R:
==> flow/design.v (excerpt) <==
module iir_variable_filter
#(
    parameter DATA_IN_WIDTH  = 16,
    parameter DATA_OUT_WIDTH = 32,
    parameter TAP_WIDTH      = 16,
    parameter FF_TAP_COUNT   = 4,
    parameter FB_TAP_COUNT   = 3,
    parameter NUM_LP_FILTERS = 20
)
(
    input  wire                               clk,
    input  wire                               reset_n,
    input  wire        [8:0]                  filter_index,
    input  wire signed [DATA_IN_WIDTH-1:0]    data_in,
    output wire signed [DATA_OUT_WIDTH-1:0]   data_out
);
    wire [FF_TAP_COUNT*TAP_WIDTH-1:0] B_flat;
    wire [FB_TAP_COUNT*TAP_WIDTH-1:0] A_flat;
    coeff_selector #(
        .TAP_WIDTH(TAP_WIDTH),
        .FF_TAP_COUNT(FF_TAP_COUNT),
        .FB_TAP_COUNT(FB_TAP_COUNT),
        .NUM_LP_FILTERS(NUM_LP_FILTERS)
    ) coeff_sel (
        .filter_index(filter_index),
        .B_flat(B_flat),
        .A_flat(A_flat)
    );
    iir_filter #(
        .DATA_IN_WIDTH(DATA_IN_WIDTH),
        .DATA_OUT_WIDTH(DATA_OUT_WIDTH),
        .TAP_WIDTH(TAP_WIDTH),
        .FF_TAP_COUNT(FF_TAP_COUNT),
        .FB_TAP_COUNT(FB_TAP_COUNT)
    ) IIR (
        .clk(clk),
        .reset_n(reset_n),
        .data_in(data_in),
        .data_out(data_out),
        .B_flat(B_flat),
        .A_flat(A_flat)
    );
endmodule
For scale: ~120 flip-flops, about 75000 µm² of cells after synthesis.
clock: 10.6 ns
lec_check: 0
cap_margin: 20
cell_pad_in_sites_detail_placement: 1
cell_pad_in_sites_global_placement: 1
core_aspect_ratio: 0.65
core_margin: 8
core_utilization: 40
cts_cluster_diameter: 337
gpl_timing_driven: 0
hold_slack_margin: 0.02
max_routing_layer: met4
min_routing_layer: met2
setup_slack_margin: 1.47
slew_margin: 20
run.sh (not shown) runs the stock make flow with config.mk's settings and CLKGATE_MAP_FILE=.
R terminated abnormally: global routing (5_1_grt) reported GRT-0116.
## Diff of input files: T against R
# R
export LEC_CHECK = 0
export CAP_MARGIN = 20
export CELL_PAD_IN_SITES_DETAIL_PLACEMENT = 1
export CELL_PAD_IN_SITES_GLOBAL_PLACEMENT = 1
export CORE_ASPECT_RATIO = 0.65
export CORE_MARGIN = 8
export CORE_UTILIZATION = 40
export CTS_CLUSTER_DIAMETER = 337
export GPL_TIMING_DRIVEN = 0
export HOLD_SLACK_MARGIN = 0.02
export MAX_ROUTING_LAYER = met4
export MIN_ROUTING_LAYER = met2
export SETUP_SLACK_MARGIN = 1.47
export SLEW_MARGIN = 20
create_clock -name core_clock -period 10.6 [get_ports {clk}]
# T
export LEC_CHECK = 0
export CAP_MARGIN = 20
export CORE_MARGIN = 2
export CORE_UTILIZATION = 40
export SLEW_MARGIN = 20
create_clock -name core_clock -period 24.5 [get_ports {clk}]
--- outcome ---
- T ran to completion and came out clean on the timing, DRC and antenna checks.
- As the logs show, R stopped at global routing (5_1_grt) after a tool error, so it never reached the end of the flow.
- T vs. R: number of enable flip-flop cells held; total of hold buffers inserted after clock tree synthesis held; number of post-CTS setup repair buffers went down 118.

Starting RTL as in the previous note.
Settings: LEC_CHECK=0, CAP_MARGIN=40, CORE_ASPECT_RATIO=0.5, CORE_MARGIN=4, CORE_UTILIZATION=63, CTS_CLUSTER_DIAMETER=393, CTS_CLUSTER_SIZE=98, HOLD_SLACK_MARGIN=0.25, SLEW_MARGIN=20, TNS_END_PERCENT=40; clock period 15.0 ns.
The baseline finished clean.
Rerun with:
- CAP_MARGIN: 40 -> 20
- GPL_ROUTABILITY_DRIVEN: not set -> 0
- HOLD_SLACK_MARGIN: 0.25 -> not set
- TNS_END_PERCENT: 40 -> 5
Final cell count went down by 0.62%.
Die size stays the same.
Setup slack gets better by 0.10 ns.

## sierra
Starting RTL as in the previous note.
==> flow/config.mk <==
export PLATFORM = sky130hd
export DESIGN_NAME = iir_variable_filter
export DESIGN_NICKNAME = iir_variable_filter
export VERILOG_FILES = /design/flow/design.v
export SDC_FILE = /design/flow/constraint.sdc
export NUM_CORES = 4
export LEC_CHECK = 0
export ABC_AREA = 1
export CAP_MARGIN = 10
export CORE_ASPECT_RATIO = 1.11
export CORE_MARGIN = 2
export CORE_UTILIZATION = 72
export CTS_CLUSTER_SIZE = 10
export SLEW_MARGIN = 20
export TNS_END_PERCENT = 10
==> flow/constraint.sdc <==
create_clock -name core_clock -period 8.34 [get_ports {clk}]
set_input_delay 1.6680 -clock core_clock [delete_from_list [all_inputs] [get_ports {clk}]]
set_output_delay 1.6680 -clock core_clock [all_outputs]
set_load 0.01 [all_outputs]
sierra completed end to end; final checks failed (setup timing).
#### Input delta (quartz over sierra)
- CORE_UTILIZATION changed from 72 to 65
- ABC_AREA removed (was 1)
- CTS_CLUSTER_SIZE removed (was 10)
- TNS_END_PERCENT removed (was 10)
- CAP_MARGIN changed from 10 to 20
- CORE_ASPECT_RATIO removed (was 1.11)
- the clock period (ns, I/O delays scaled along) changed from 8.34 to 16.0
Results
Every stage of the flow completed for quartz, and the final layout passed the timing, DRC and antenna checks.
Number of combinational gates with multiple inputs: quartz < sierra
On routed length on met1: between quartz and sierra, it ends up higher for quartz.
Inputs modified between quartz and xenon:
- CORE_UTILIZATION: 65 -> 40
- the clock period (ns, I/O delays scaled along): 16.0 -> 14.7
Results
Final clock skew on xenon is down relative to quartz. The lower post-detailed-placement cell area of xenon and quartz is in quartz. xenon ran to completion and came out clean on the timing, DRC and antenna checks. Of xenon and quartz, the run reporting the lower worst setup slack was xenon. Summary: worst hold slack after final layout, xenon better than quartz. On xenon: total length of routed met2 wires is 10000 µm higher than what quartz gave. Between xenon and quartz, number of fill cells in the layout is lower for quartz, xenon comes in above that. Taking quartz as the reference, in xenon final period utilization now sits higher; utilization after layout now sits lower; well tap count now sits higher.
Input changes introduced in pepper (baseline for comparison: xenon):
- the clock period (ns, I/O delays scaled along) changed from 14.7 to 15.0
[summary]
xenon → pepper: portion of the clock cycle consumed by the worst path in the final layout shows no meaningful change, required time at the endpoint of the critical path shows an increase of 0.30 ns, routed via count shows a reduction of 0.69%.
xenon and pepper ended up with nearly the same met1 track demand over resource in global routing.
Looking at xenon and pepper, the footprint of the flip-flops and latches is a wash.
Count of clock-buffer cells in the layout: xenon vs pepper identical
pepper vs. xenon: final standard cell area without fillers dropped about 0.8%; combinational gate area was more or less identical; count of plain and timing-repair buffers moved down.
The following lists how amber was set up differently from pepper:
- CORE_UTILIZATION: 40 -> 68
- the clock period (ns, I/O delays scaled along): 15.0 -> 6.81
Results
- amber: complete, dirty (setup timing)
- Diff pepper -> amber: worst slew margin relative to its limit went up by 20 points; wire length went up by about 1.4%.
- Final-layout fill cell count, amber vs pepper: down by more than half
- pepper -> amber: average instance area after synthesis delta 0, exact match
- Compared with pepper, in amber global routing usage summed across all routing layers went up 20 points, total of plain and repair buffers excluding clock buffers increased about 100%, vertical die dimension -23%.
- [amber vs pepper] die area: lower in amber
- Going from pepper to amber, filler-free cell count of the finished design shrank by a few percent.
- Going from pepper to amber, the transition at the pin with the smallest max-transition slack was found to have gone down by 0.29 ns.
## Diff of input files: willow against amber
- setting ABC_AREA to 1 for the first time
- setting CTS_CLUSTER_DIAMETER to 396 for the first time
- changing CORE_UTILIZATION from 68 to 72
## What came out
- Final checks on willow, whose flow otherwise completed, came back failing, citing setup timing.
- Clock-buffer cell count for willow is higher than for amber.
- Looking at setup slack, willow sits 0.44 ns higher than amber does.
- For willow, the capturing instance or port of the critical path was IIR.y_delay[0][16], unlike amber, where it was IIR.y_delay[0][18].
